## top_button_handler
module top_button_handler(
    input wire clk,
    input wire rst,
    input wire [3:0] btn,                
    input wire [3:0] sw_p,               
    input wire sw_au,                    
    input wire update_money,
    output reg [3:0] seg_0_data,         
    output reg [3:0] seg_1_data,         
    output reg [3:0] seg_2_data,         
    output reg [3:0] seg_3_data,          
    output wire rs, rw, en,
    output reg [3:0] led,
    output wire [7:0] data
);
    localparam SHOW_TIME = 62500;        
    localparam SHOW_STEP = 12500;        
    reg [7:0] product_count_ready[4:0];  
    reg [7:0] money;                
    reg [7:0] price[4:0];               
    reg [7:0] price_to_pay;                
    reg [7:0] unit;                
    reg [7:0] dozen;                
    reg [7:0] product_count_current;       
    reg [7:0] selected_product;            
    reg [3:0] flag_led;
    integer i;                           
    reg [127:0] lcd_line1;               
    reg [127:0] lcd_line2;                
    reg [31:0] counter;
    reg [1:0] flag_counter;
    reg [7:0] count_down;
    reg [7:0] pcc_n;                     
    reg [7:0] ptp_n;                     
    reg [7:0] unit_n;
    reg [7:0] dozen_n;
    reg [7:0] pcr_n;                     
    wire btn0_flag, btn1_flag, btn2_flag, btn3_flag;
    button_debounce db0 (.clk(clk), .rst(rst), .button_in(btn[0]), .button_flag(btn0_flag));
    button_debounce db1 (.clk(clk), .rst(rst), .button_in(btn[1]), .button_flag(btn1_flag));
    button_debounce db2 (.clk(clk), .rst(rst), .button_in(btn[2]), .button_flag(btn2_flag));
    button_debounce db3 (.clk(clk), .rst(rst), .button_in(btn[3]), .button_flag(btn3_flag));
    LCD_display lcd_inst (
        .clk(clk),
        .rst(rst),
        .line1(lcd_line1),
        .line2(lcd_line2),
        .rs(rs),
        .rw(rw),
        .en(en),
        .data(data),
        .update(sw_au),
        .sw_p(sw_p),
  ...
For scale: roughly 4600 cells after synthesis, roughly 470 flip-flops, ~43 I/O pins.
==> flow/config.mk <==
export PLATFORM = sky130hd
export DESIGN_NAME = top_button_handler
export DESIGN_NICKNAME = top_button_handler
export VERILOG_FILES = /design/flow/design.v
export SDC_FILE = /design/flow/constraint.sdc
export NUM_CORES = 4
export LEC_CHECK = 0
export ABC_AREA = 0
export CAP_MARGIN = 20
export CELL_PAD_IN_SITES_GLOBAL_PLACEMENT = 0
export CORE_ASPECT_RATIO = 0.83
export CORE_MARGIN = 2
export CORE_UTILIZATION = 72
export CTS_CLUSTER_SIZE = 24
export GPL_ROUTABILITY_DRIVEN = 0
export GPL_TIMING_DRIVEN = 1
export MAX_ROUTING_LAYER = met5
export PLACE_DENSITY_LB_ADDON = 0.13
export SETUP_SLACK_MARGIN = 1.42
export SLEW_MARGIN = 20
export TNS_END_PERCENT = 5
==> flow/constraint.sdc <==
create_clock -name core_clock -period 9.97 [get_ports {clk}]
set_input_delay 1.9940 -clock core_clock [delete_from_list [all_inputs] [get_ports {clk}]]
set_output_delay 1.9940 -clock core_clock [all_outputs]
set_load 0.01 [all_outputs]
run.sh (not shown) runs the stock make flow with config.mk's settings and CLKGATE_MAP_FILE=.
The baseline failed in 5_1_grt.
==> next run, changes <==
Settings changed: ABC_AREA 0 to not set, CELL_PAD_IN_SITES_GLOBAL_PLACEMENT 0 to not set, CORE_ASPECT_RATIO 0.83 to not set, CORE_UTILIZATION 72 to 40, CTS_CLUSTER_SIZE 24 to not set, GPL_TIMING_DRIVEN 1 to not set, MAX_ROUTING_LAYER met5 to not set, PLACE_DENSITY_LB_ADDON 0.13 to not set, SETUP_SLACK_MARGIN 1.42 to -1.78, SLEW_MARGIN 20 to 15, TNS_END_PERCENT 5 to not set.
Clock period 9.97 ns to 22.0 ns, I/O delays scaled along.
Result: The new run completed with no timing, DRC or antenna violations. Die size goes up by 78%. Synthesized area is unchanged. Synthesized cell count is unchanged.
==> next run, changes <==
Settings changed: CORE_UTILIZATION 40 to 65, GPL_ROUTABILITY_DRIVEN 0 to not set, SETUP_SLACK_MARGIN -1.78 to not set, SLEW_MARGIN 15 to 20.
Clock period 22.0 ns to 14.5 ns, I/O delays scaled along.
The changed run finished but fails on negative setup slack.
Flip-flop count does not change.
Die size falls by about 40%.
Design area rises by about 15%.
Worst setup slack gets worse by 3.7 ns.
Global-route usage goes up by 16 points.
Core utilization grows by 39 points.
Hold slack improved by 0.0031 ns.
==> next run, changes <==
Settings changed: CORE_UTILIZATION 65 to 22.
Clock period 14.5 ns to 21.0 ns, I/O delays scaled along.
With this change the flow completed without violations. Utilization goes down by 58 points. Clock skew goes down by 0.0062 ns. Worst setup slack gets better by 4.5 ns. Non-clock buffer count goes down by 677. Design area goes down by 9.6%. Critical path depth goes down by 15. Worst hold slack is about the same. Final cell count goes up by 15%.

north:
Starting RTL as in the previous note.
Settings: LEC_CHECK=0, ABC_AREA=0, CAP_MARGIN=5, CELL_PAD_IN_SITES_DETAIL_PLACEMENT=1, CELL_PAD_IN_SITES_GLOBAL_PLACEMENT=0, CORE_ASPECT_RATIO=0.83, CORE_MARGIN=3, CORE_UTILIZATION=31, CTS_CLUSTER_DIAMETER=62, CTS_CLUSTER_SIZE=79, GPL_ROUTABILITY_DRIVEN=1, GPL_TIMING_DRIVEN=0, HOLD_SLACK_MARGIN=-0.02, MAX_ROUTING_LAYER=met4, MIN_ROUTING_LAYER=met1, PLACE_DENSITY_LB_ADDON=0.13, SETUP_SLACK_MARGIN=2.14, SLEW_MARGIN=20, TNS_END_PERCENT=70; clock period 32.1 ns.
Modified inputs, south compared to north
- MAX_ROUTING_LAYER no longer set, was met4
- TNS_END_PERCENT no longer set, was 70
- CELL_PAD_IN_SITES_GLOBAL_PLACEMENT no longer set, was 0
- MIN_ROUTING_LAYER no longer set, was met1
- CORE_UTILIZATION now 70, was 31
- GPL_ROUTABILITY_DRIVEN no longer set, was 1
- CTS_CLUSTER_SIZE no longer set, was 79
- CORE_MARGIN now 2, was 3
- CTS_CLUSTER_DIAMETER no longer set, was 62
- CORE_ASPECT_RATIO no longer set, was 0.83
- SETUP_SLACK_MARGIN now 4.11, was 2.14
- PLACE_DENSITY_LB_ADDON no longer set, was 0.13
- CELL_PAD_IN_SITES_DETAIL_PLACEMENT no longer set, was 1
- HOLD_SLACK_MARGIN no longer set, was -0.02
- ABC_AREA now 1, was 0
- GPL_TIMING_DRIVEN no longer set, was 0
- CAP_MARGIN now 20, was 5
- the clock period (ns, I/O delays scaled along) now 22.3, was 32.1
==> comparison <==
south: all stages complete, timing, DRC and antenna checks passed. Count of clock-buffer cells in the layout of south exceeds that of north by a few percent. Cell depth of the worst flop-to-flop path in south is about 110% above north. In south, the worst-margin pin slew came out 140 ps below the value in north. Against north, number of non-clock inverters in the layout in south rose by more than 100%. Of south and north, it is south that has the lower number of antenna violations at the first check in global routing. Sequential cell area share was lower in the run labelled north. TritonCTS buffer count for south: 3 up relative to north. Of the two candidates, north has the worse highest clock frequency the design can meet and south the better one. Taking north as 1.0, south lands at 0.75 on global-route wire length before repair. As far as sequential cell count goes, north and south are indistinguishable; the numbers are identical. Between south and north, it is south whose final cell count is lower, by 290.
For east, these inputs were changed with respect to south:
- swapping 70 for 68 in CORE_UTILIZATION
- putting CTS_CLUSTER_SIZE at 96 where nothing was set
- clearing SETUP_SLACK_MARGIN, which used to be 4.11
- swapping 22.3 for 11.6 in the clock period (ns, I/O delays scaled along)
--- outcome ---
- Seen in the log of east: ODB-0269 during global routing, after which the run never completed.
- south: done, clean on timing, DRC and antenna
- Count of cells resized by post-cts repair (east over south): increase, 259
- east vs south: post-detailed-placement cell area up by more than 10%
- Area after synthesis came out exactly the same in east and south.
- Delta (east minus south): standard-cell row count increased about 1.2%; starting density of the core went down by 1.9 points.
- Comparing east against south, there is no change at all in post-synthesis share of cell area spent on and-or and or-and gates.
- Synthesized instance count: south vs east identical
- Summary — setup fix buffers added after clock tree synthesis, east relative to south: higher, by 78.
What west does differently from east at the input level:
- CORE_UTILIZATION changed from 68 to 40
- SETUP_SLACK_MARGIN newly set to 5.0
- ABC_AREA removed (was 1)
- CTS_CLUSTER_SIZE removed (was 96)
- the clock period (ns, I/O delays scaled along) changed from 11.6 to 21.0
==> comparison <==
Of east and west, only east never reached the final stage.
Seen in the log of east: ODB-0269 during global routing, after which the run never completed.
west vs east on count of cell types in the netlist: west is the higher one.
Changes observed in west relative to east: standard cell core area went up 71%, die size higher, netlist area before placement about even, synthesized cell count has decreased.
Comparing west and east, cell row count is lower on east.
Going from east to west, starting density of the core decreased 29 points; sequential share of the synthesized area essentially unchanged; post-CTS repair timing setup buffer count increased about 140%; yosys stat chip area essentially unchanged.
